==> inputs of run a <==
==> flow/design.v <==
`timescale 1ns / 1ps
module DiscriminantCalculator(
    input signed [31:0] SphereX,
    input signed [31:0] SphereY,
    input signed [31:0] SphereZ,
    input [31:0] SphereRadius,
    input signed [31:0] RayStartX,
    input signed [31:0] RayStartY,
    input signed [31:0] RayStartZ,
    input signed [31:0] RayDirX,
    input signed [31:0] RayDirY,
    input signed [31:0] RayDirZ,
    output signed [31:0] Discriminant,
    output signed [31:0] B_out,
    output QuickIntersects,
    input CLK,
    input aresetn,
    input InputValid,
    output InputReady,
    output OutputReady
    );
    parameter waiting = 2'b00;
    parameter reading = 2'b01;
    parameter process = 2'b10;
    parameter process2 = 2'b11;
    logic [1:0] nextState;
    logic [1:0] state;
    logic signed [31:0] dx;
    logic signed [31:0] dy;
    logic signed [31:0] dz;
    logic signed [31:0] discriminant;
    logic signed [31:0] A;
    logic signed [31:0] B;
    logic signed [31:0] C;
    logic signed [31:0] distX;
    logic signed [31:0] distY;
    logic signed [31:0] distZ;
    logic [31:0] sphereRadiusSquared;
    assign InputReady = (state == waiting);
    assign OutputReady = (state == process2);
    assign Discriminant = discriminant;
    assign B_out = B;
    assign QuickIntersects = (discriminant > 0);
    always_ff@(posedge CLK) begin
        if (aresetn == 1'b0) begin
            state <= waiting;
        end else begin
            state <= nextState;
        end
        if (nextState == reading) begin
            dx <= RayDirX;
            dy <= RayDirY;
            dz <= RayDirZ;
            distX <= RayStartX - SphereX;
            distY <= RayStartY - SphereY;
            distZ <= RayStartZ - SphereZ;
            sphereRadiusSquared <= SphereRadius * SphereRadius;
            A <= RayDirX * RayDirX + RayDirY * RayDirY + RayDirZ * RayDirZ;
        end else if (nextState == process) begin
            B <= (dx * distX + dy * distY + dz * distZ) << 1;
            C <= (distX * distX + distY * distY + distZ * distZ) - sphereRadiusSquared;
        end else if (nextState == process2) begin
            discriminant <= B * B - 4 * A * C;
        end         
    end
    always_comb begin
        case (state) 
        waiting:
            if (InputValid) begin
                nextState = reading;
            end else begin
                nextState = waiting;
            end            
        reading:
            nextState = process;
        process:
            nextState = process2;
        process2:
            nextState = waiting;
        endcase
    end
endmodule
==> flow/run.sh <==
#!/bin/bash
# the make line also repeats each setting of config.mk as NAME=value (left out here)
make -C /OpenROAD-flow-scripts/flow DESIGN_CONFIG=/design/flow/config.mk WORK_HOME=/design/flow/orfs CLKGATE_MAP_FILE= finish
==> flow/config.mk <==
export PLATFORM = sky130hd
export DESIGN_NAME = DiscriminantCalculator
export DESIGN_NICKNAME = DiscriminantCalculator
export VERILOG_FILES = /design/flow/design.v
export SDC_FILE = /design/flow/constraint.sdc
export NUM_CORES = 4
export LEC_CHECK = 0
export CAP_MARGIN = 20
export CORE_MARGIN = 2
export CORE_UTILIZATION = 72
export HOLD_SLACK_MARGIN = 0.25
export SETUP_SLACK_MARGIN = -0.48
export SLEW_MARGIN = 20
==> flow/constraint.sdc <==
create_clock -name core_clock -period 7.01 [get_ports {CLK}]
set_input_delay 1.4020 -clock core_clock [delete_from_list [all_inputs] [get_ports {CLK}]]
set_output_delay 1.4020 -clock core_clock [all_outputs]
set_load 0.01 [all_outputs]
==> inputs of run b, as changes to run a <==
- CAP_MARGIN: 20 -> 25
- CELL_PAD_IN_SITES_GLOBAL_PLACEMENT: not set -> 1
- CORE_ASPECT_RATIO: not set -> 1.33
- CORE_MARGIN: 2 -> 3
- CORE_UTILIZATION: 72 -> 68
- CTS_CLUSTER_DIAMETER: not set -> 166
- CTS_CLUSTER_SIZE: not set -> 17
- GPL_ROUTABILITY_DRIVEN: not set -> 0
- GPL_TIMING_DRIVEN: not set -> 1
- HOLD_SLACK_MARGIN: 0.25 -> not set
- MAX_ROUTING_LAYER: not set -> met5
- PLACE_DENSITY_LB_ADDON: not set -> 0.24
- SETUP_SLACK_MARGIN: -0.48 -> 2.46
- SLEW_MARGIN: 20 -> 10
- TNS_END_PERCENT: not set -> 30
==> flow/constraint.sdc (replaced) <==
create_clock -name core_clock -period 9.55 [get_ports {CLK}]
set_input_delay 1.9100 -clock core_clock [delete_from_list [all_inputs] [get_ports {CLK}]]
set_output_delay 1.9100 -clock core_clock [all_outputs]
set_load 0.01 [all_outputs]
==> inputs of run c, as changes to run a <==
- CORE_UTILIZATION: 72 -> 40
- HOLD_SLACK_MARGIN: 0.25 -> not set
- SETUP_SLACK_MARGIN: -0.48 -> not set
==> flow/constraint.sdc (replaced) <==
create_clock -name core_clock -period 11.0 [get_ports {CLK}]
set_input_delay 2.2000 -clock core_clock [delete_from_list [all_inputs] [get_ports {CLK}]]
set_output_delay 2.2000 -clock core_clock [all_outputs]
set_load 0.01 [all_outputs]
==> results_dict.tcl <==
# implementation run metrics
set metrics [dict create \
    crit_slowest_cell "fa_1" \
    rsz0062_at_grt "no" \
    grt_pass1_vias 130000 \
    critPathMaxFanout 4 \
    grt_util_met1 0.304 \
    grt_util_met2 0.383 \
    die_area_sq_mm 0.439 \
    tap-cell-count 5710 \
    status "no timing/DRC/antenna violations" \
    post_cts_resized 0 \
    crit_buf_inv 9 \
    numCtsBuffers 50 \
    slew_headroom 0.197 \
]
[end of results for run c]
==> results_dict.tcl <==
# implementation run metrics
set metrics [dict create \
    critPathMaxFanout 6 \
    die_area_sq_mm 0.261 \
    rsz0062_at_grt "yes" \
    grt_util_met1 0.442 \
    grt_util_met2 0.714 \
    numCtsBuffers 27 \
    slew_headroom 0.260 \
    fin_cells 22900 \
    status "no timing/DRC/antenna violations" \
    post_cts_resized 498 \
]
[end of results for run b]
==> results_dict.tcl <==
# implementation run metrics
set metrics [dict create \
    status "failed layout checks" \
    so.violations "setup timing" \
    crit_buf_inv 6 \
    crit_slowest_cell "fa_2" \
    slew_headroom 0.213 \
    critPathMaxFanout 12 \
    grt_pass1_vias 151000 \
    die_area_sq_mm 0.245 \
    grt_util_met1 0.566 \
    grt_util_met2 0.735 \
    rsz0062_at_grt "yes" \
    setup_viol 105 \
    postLayoutSetupSlackWorst_ns -1.91 \
    post_cts_resized 612 \
]
[end of results for run a]

---

==> maple <==
RTL: the design.v shown in full above, as it stands there.
clock: 10.5 ns
lec_check: 0
cap_margin: 20
core_margin: 2
core_utilization: 65
slew_margin: 20
run.sh (not shown) runs the stock make flow with config.mk's settings and CLKGATE_MAP_FILE=.
==> willow (differences from maple) <==
--- a/flow/config.mk
+++ b/flow/config.mk
@@ -9,3 +9,6 @@
 export CORE_MARGIN = 2
-export CORE_UTILIZATION = 65
+export CORE_UTILIZATION = 72
+export HOLD_SLACK_MARGIN = -0.07
+export PLACE_DENSITY = 0.67
+export SETUP_SLACK_MARGIN = -0.52
 export SLEW_MARGIN = 20
==> flow/constraint.sdc (replaced) <==
create_clock -name core_clock -period 7.31 [get_ports {CLK}]
set_input_delay 1.4620 -clock core_clock [delete_from_list [all_inputs] [get_ports {CLK}]]
set_output_delay 1.4620 -clock core_clock [all_outputs]
set_load 0.01 [all_outputs]
==> flow_summary_export.csv <==
group,metric,value,unit
run,openroad.warnings,85,
status,so_faults,"negative setup slack",
status,status,"finished with violations",
final_timing,setup_viol,88,
final_timing,layout_setup_ws,-1730,ps
placement,gp_congestion,1.07,
[end of results for willow]
==> flow_summary_export.csv <==
group,metric,value,unit
status,status,"complete, no violations",
min_path,hold_path_depth,2,
logic_synthesis,synth-xor-area-share,0.0384,
run,openroad.warnings,84,
final_timing,layout_setup_ws,280,ps
placement,gp_congestion,0.960,
final_timing,setup_viol,0,
[end of results for maple]

---

==> job 1648 <==
RTL: the design.v shown in full above, as it stands there.
export LEC_CHECK = 0
export CAP_MARGIN = 20
export CORE_ASPECT_RATIO = 0.68
export CORE_MARGIN = 2
export CORE_UTILIZATION = 72
export CTS_CLUSTER_DIAMETER = 77
export GPL_TIMING_DRIVEN = 1
export HOLD_SLACK_MARGIN = -0.08
export MAX_ROUTING_LAYER = met5
export PLACE_DENSITY = 0.35
export SETUP_SLACK_MARGIN = 2.24
export SLEW_MARGIN = 20
export TNS_END_PERCENT = 80
create_clock -name core_clock -period 7.52 [get_ports {CLK}]
==> job 6136: changes against job 1648 <==
ABC_AREA = 1   (was not set)
CORE_ASPECT_RATIO = 0.5   (was 0.68)
CTS_CLUSTER_DIAMETER = 376   (was 77)
CTS_CLUSTER_SIZE = 98   (was not set)
GPL_TIMING_DRIVEN = not set   (was 1)
HOLD_SLACK_MARGIN = not set   (was -0.08)
MAX_ROUTING_LAYER = not set   (was met5)
PLACE_DENSITY = 0.42   (was 0.35)
SETUP_SLACK_MARGIN = not set   (was 2.24)
TNS_END_PERCENT = 5   (was 80)
==> flow/constraint.sdc (replaced) <==
create_clock -name core_clock -period 6.61 [get_ports {CLK}]
set_input_delay 1.3220 -clock core_clock [delete_from_list [all_inputs] [get_ports {CLK}]]
set_output_delay 1.3220 -clock core_clock [all_outputs]
set_load 0.01 [all_outputs]
==> job 2045: changes against job 1648 <==
CAP_MARGIN = 5   (was 20)
CELL_PAD_IN_SITES_DETAIL_PLACEMENT = 1   (was not set)
CELL_PAD_IN_SITES_GLOBAL_PLACEMENT = 2   (was not set)
CORE_ASPECT_RATIO = not set   (was 0.68)
CORE_MARGIN = 5   (was 2)
CORE_UTILIZATION = 38   (was 72)
CTS_CLUSTER_DIAMETER = not set   (was 77)
CTS_CLUSTER_SIZE = 75   (was not set)
HOLD_SLACK_MARGIN = 0.16   (was -0.08)
MAX_ROUTING_LAYER = met4   (was met5)
PLACE_DENSITY = not set   (was 0.35)
SETUP_SLACK_MARGIN = not set   (was 2.24)
SLEW_MARGIN = 35   (was 20)
TNS_END_PERCENT = not set   (was 80)
==> flow/constraint.sdc (replaced) <==
create_clock -name core_clock -period 17.2 [get_ports {CLK}]
set_input_delay 3.4400 -clock core_clock [delete_from_list [all_inputs] [get_ports {CLK}]]
set_output_delay 3.4400 -clock core_clock [all_outputs]
set_load 0.01 [all_outputs]
==> summary of the runs <==
- The first-iteration DRC count of job 1648 is 2.6 times that of job 2045.
- Job 6136 never finished: it broke off in global routing (5_1_grt) with GRT-0232. Job 2045 completed without violations. Job 1648 completed, yet does not pass: setup timing.
- Synthesized cell count: job 2045 is lower than job 6136 (about 16%).
- In job 2045 the cell count is larger than in job 1648, by about 2.7%.
- Between job 1648 and job 2045, the lower worst hold slack is in job 2045 (gap 11 ps).
- Between job 1648 and job 2045, the lower setup slack is in job 1648 (gap 7000 ps).
- Register-to-register slack: job 2045 is better than job 1648 (8400 ps).
- Against job 2045, the clock skew of job 1648 is lower by 42 ps.
